==> flow/design.v <==
module alu_top(clk, a, b, op, out, carry_out, over_flow, zero);
input clk;
input [31:0] a, b;
input [2:0] op;
output reg [31:0] out;
output reg carry_out, over_flow, zero;
reg [31:0] a_r, b_r;
reg [2:0] op_r;
wire [31:0] alu_out;
wire alu_carry_out, alu_over_flow, alu_zero;
ALU alu_core(a_r, b_r, op_r, alu_out, alu_carry_out, alu_over_flow, alu_zero);
always @(posedge clk) begin
	a_r <= a;
	b_r <= b;
	op_r <= op;
	out <= alu_out;
	carry_out <= alu_carry_out;
	over_flow <= alu_over_flow;
	zero <= alu_zero;
end
endmodule

module xorgate(a, b, out);
output[31:0] out;
input wire[31:0] a, b;
generate  
genvar index;
for (index = 0; index<32; index = index + 1)
	begin: xorgen
		xor xor1(out[index], a[index], b[index]);
	end
endgenerate
endmodule
module andgate(a, b, out);
output[31:0] out;
input[31:0] a, b;
generate  
genvar index;
for (index = 0; index<32; index = index + 1)
	begin: andgen
		and and1(out[index], a[index], b[index]);  
	end
endgenerate
endmodule
module orgate(a, b, out);
output[31:0] out;
input[31:0] a, b;
generate  
genvar index;
for (index = 0; index<32; index = index + 1)
	begin: orgen
		or or1(out[index], a[index], b[index]);
	end
endgenerate
endmodule
module adder(sum, carryout, a, b, carryin);
output sum, carryout;
input a, b, carryin;
xor sumbit(sum, a, b, carryin);
and bc(b_c, b, carryin);
and ac(a_c, a, carryin);
and ab(a_b, a, b);
or cout(carryout, b_c, a_c, a_b);
endmodule
module adder32Bit(addo, carryout, over_flow, A, B, carry_in);
output[31:0] addo;  
output carryout;  
output over_flow;  
input[31:0] A;  
input[31:0] B;  
input carry_in;
wire[31:0] carry_oarray;
adder adder_init (addo[0], carry_oarray[0], A[0], B[0], carry_in);
adder adder1 (addo[1], carry_oarray[1], A[1], B[1], carry_oarray[0]);
generate  
genvar index;
for (index = 2; index<32; index = index + 1)
	begin: add32b
	adder addergen (addo[index], carry_oarray[index], A[index], B[index], carry_oarray[index-1]);
	end
endgenerate
assign carryout = carry_oarray[31];
wire abxor, abcoutxor;
xor xor1(abxor, A[31], B[31]);
xor xor2(abcoutxor, carryout, abxor);
xor xor3(over_flow, addo[31], abcoutxor);
endmodule 
module slt(sum, overflow, slto);
input[31:0] sum;
input overflow;
output slto;
xor slt_xor(slto, sum[31], overflow);
endmodule
module structuralMultiplexer(out, mux_command, ando, oro, xoro, addo, slto);
output[31:0] out;
input[2:0] mux_command;  
input[31:0] ando;  
input[31:0] oro;  
input[31:0] xoro;  
input[31:0] addo;  
input slto;  
wire[2:0] inv_command;
wire[31:0] enableand, enableor, enablexor, enableadd;  
wire enableslt;  
not notCommand0(inv_command[0], mux_command[0]);  
not notCommand1(inv_command[1], mux_command[1]);
not notCommand2(inv_command[2], mux_command[2]);
and slt_and(enableslt, slto, inv_command[2], mux_command[1], inv_command[0]);
generate
genvar index;
for (index = 0; index<32; index = index + 1)
	begin: muxgen 
		and ando_and(enableand[index], ando[index], inv_command[2], mux_command[1], mux_command[0]);  
		and oro_and(enableor[index], oro[index], mux_command[2], inv_command[1], inv_command[0]);  
		and xoro_and(enablexor[index], xoro[index], inv_command[2], inv_command[1], mux_command[0]);  
		and addo_and(enableadd[index], addo[index], inv_command[2], inv_command[1], inv_command[0]);  
		or or1(out[index], enableand[index],  enableor[index], enablexor[index], enableadd[index], enableslt);  
	end
endgenerate
endmodule
module LUT(mux_command, a_inv, b_inv, carry_in, allow_overflow, addr);
output reg[2:0] mux_command;
output reg a_inv;
output reg b_inv;
output reg carry_in;
output reg allow_overflow;
input[2:0] addr;
always @ (addr) begin
	case(addr)
	3'd0: begin mux_command = 3'b000; a_inv = 0; b_inv = 0; carry_in = 0; allow_overflow = 1; end  
	3'd1: begin mux_command = 3'b000; a_inv = 0; b_inv = 1; carry_in = 1; allow_overflow = 1; end  
	3'd2: begin mux_command = 3'b001; a_inv = 0; b_inv = 0; carry_in = 0; allow_overflow = 1; end  
	3'd3: begin mux_command = 3'b010; a_inv = 0; b_inv = 1; carry_in = 1; allow_overflow = 0; end  
	3'd4: begin mux_command = 3'b011; a_inv = 0; b_inv = 0; carry_in = 0; allow_overflow = 1; end  
	3'd6: begin mux_command = 3'b011; a_inv = 1; b_inv = 1; carry_in = 0; allow_overflow = 1; end  
	3'd7: begin mux_command = 3'b100; a_inv = 0; b_inv = 0; carry_in = 0; allow_overflow = 1; end  
	3'd5: begin mux_command = 3'b100; a_inv = 1; b_inv = 1; carry_in = 0; allow_overflow = 1; end  
default: $display("Please check inputs");
endcase
end
endmodule
module ALU(a, b, addr, out, carry_out, over_flow, zero);
input[31:0] a, b;
input[2:0] addr;  
output[31:0] out;
output carry_out, over_flow, zero;
wire carry_in, b_inv;  
wire a_inv, allow_overflow;  
wire[2:0] mux_command;
wire[31:0] A, B;  
wire[31:0] addo, xoro, ando, oro;
wire slto;
LUT lookuptable(mux_command, a_inv, b_inv, carry_in, allow_overflow, addr);
generate
genvar index;
for (index = 0; index<32; index = index + 1)
	begin: abinv_gen
		xor a_invgen(A[index], a[index], a_inv);  
		xor b_invgen(B[index], b[index], b_inv);  
	end
endgenerate
andgate and_gate(A, B, ando);  
orgate or_gate(A, B, oro);  
xorgate xor_gate(A, B, xoro);  
adder32Bit add_gate(addo, carry_out, over_flow, A, B, carry_in);  
slt slt_gate(addo, over_flow, slto);
and allowoverflow_and(overflow, over_flow, allow_overflow);
structuralMultiplexer mux_structure(out, mux_command, ando, oro, xoro, addo, slto);
wire[31:0] equal;
generate  
genvar index1;
for (index1 = 0; index1 <32; index1 = index1+1)begin
                nor nor1(equal[index1], out[index1], 0);
end
endgenerate
and and1(zero, equal[0], equal[1], equal[2], equal[3],equal[4],equal[5],equal[6],equal[7],equal[8],equal[9],equal[10],equal[11],equal[12],equal[13],equal[14],equal[15],equal[16],equal[17],equal[18],equal[19],equal[20],equal[21],equal[22],equal[23],equal[24],equal[25],equal[26],equal[27],equal[28],equal[29],equal[30],equal[31]);
endmodule
==> flow/config.mk <==
export PLATFORM = sky130hd
export DESIGN_NAME = alu_top
export DESIGN_NICKNAME = alu_top
export VERILOG_FILES = /design/flow/design.v
export SDC_FILE = /design/flow/constraint.sdc
export NUM_CORES = 4
export LEC_CHECK = 0
export ABC_AREA = 1
export CAP_MARGIN = 20
export CORE_MARGIN = 2
export CORE_UTILIZATION = 72
export CTS_CLUSTER_DIAMETER = 380
export CTS_CLUSTER_SIZE = 16
export PLACE_DENSITY = 0.35
export SETUP_SLACK_MARGIN = -0.56
export SLEW_MARGIN = 20
==> flow/constraint.sdc <==
create_clock -name core_clock -period 7.88 [get_ports {clk}]
set_input_delay 1.5760 -clock core_clock [delete_from_list [all_inputs] [get_ports {clk}]]
set_output_delay 1.5760 -clock core_clock [all_outputs]
set_load 0.01 [all_outputs]
run.sh (not shown) runs the stock make flow with config.mk's settings and CLKGATE_MAP_FILE=.
The baseline failed in clock tree synthesis.
Then changed:
- ABC_AREA: 1 -> not set
- CTS_CLUSTER_DIAMETER: 380 -> not set
- CTS_CLUSTER_SIZE: 16 -> 99
- PLACE_DENSITY: 0.35 -> not set
- SETUP_SLACK_MARGIN: -0.56 -> not set
- clock period: 7.88 -> 13.7 ns (I/O delays scaled with it)
Outcome: The changed run reached the layout checks and failed them: negative setup slack. Synthesized area increases by 3.5%. Synthesized cell count decreases by 7.1%. Die size increases by 3.4%.
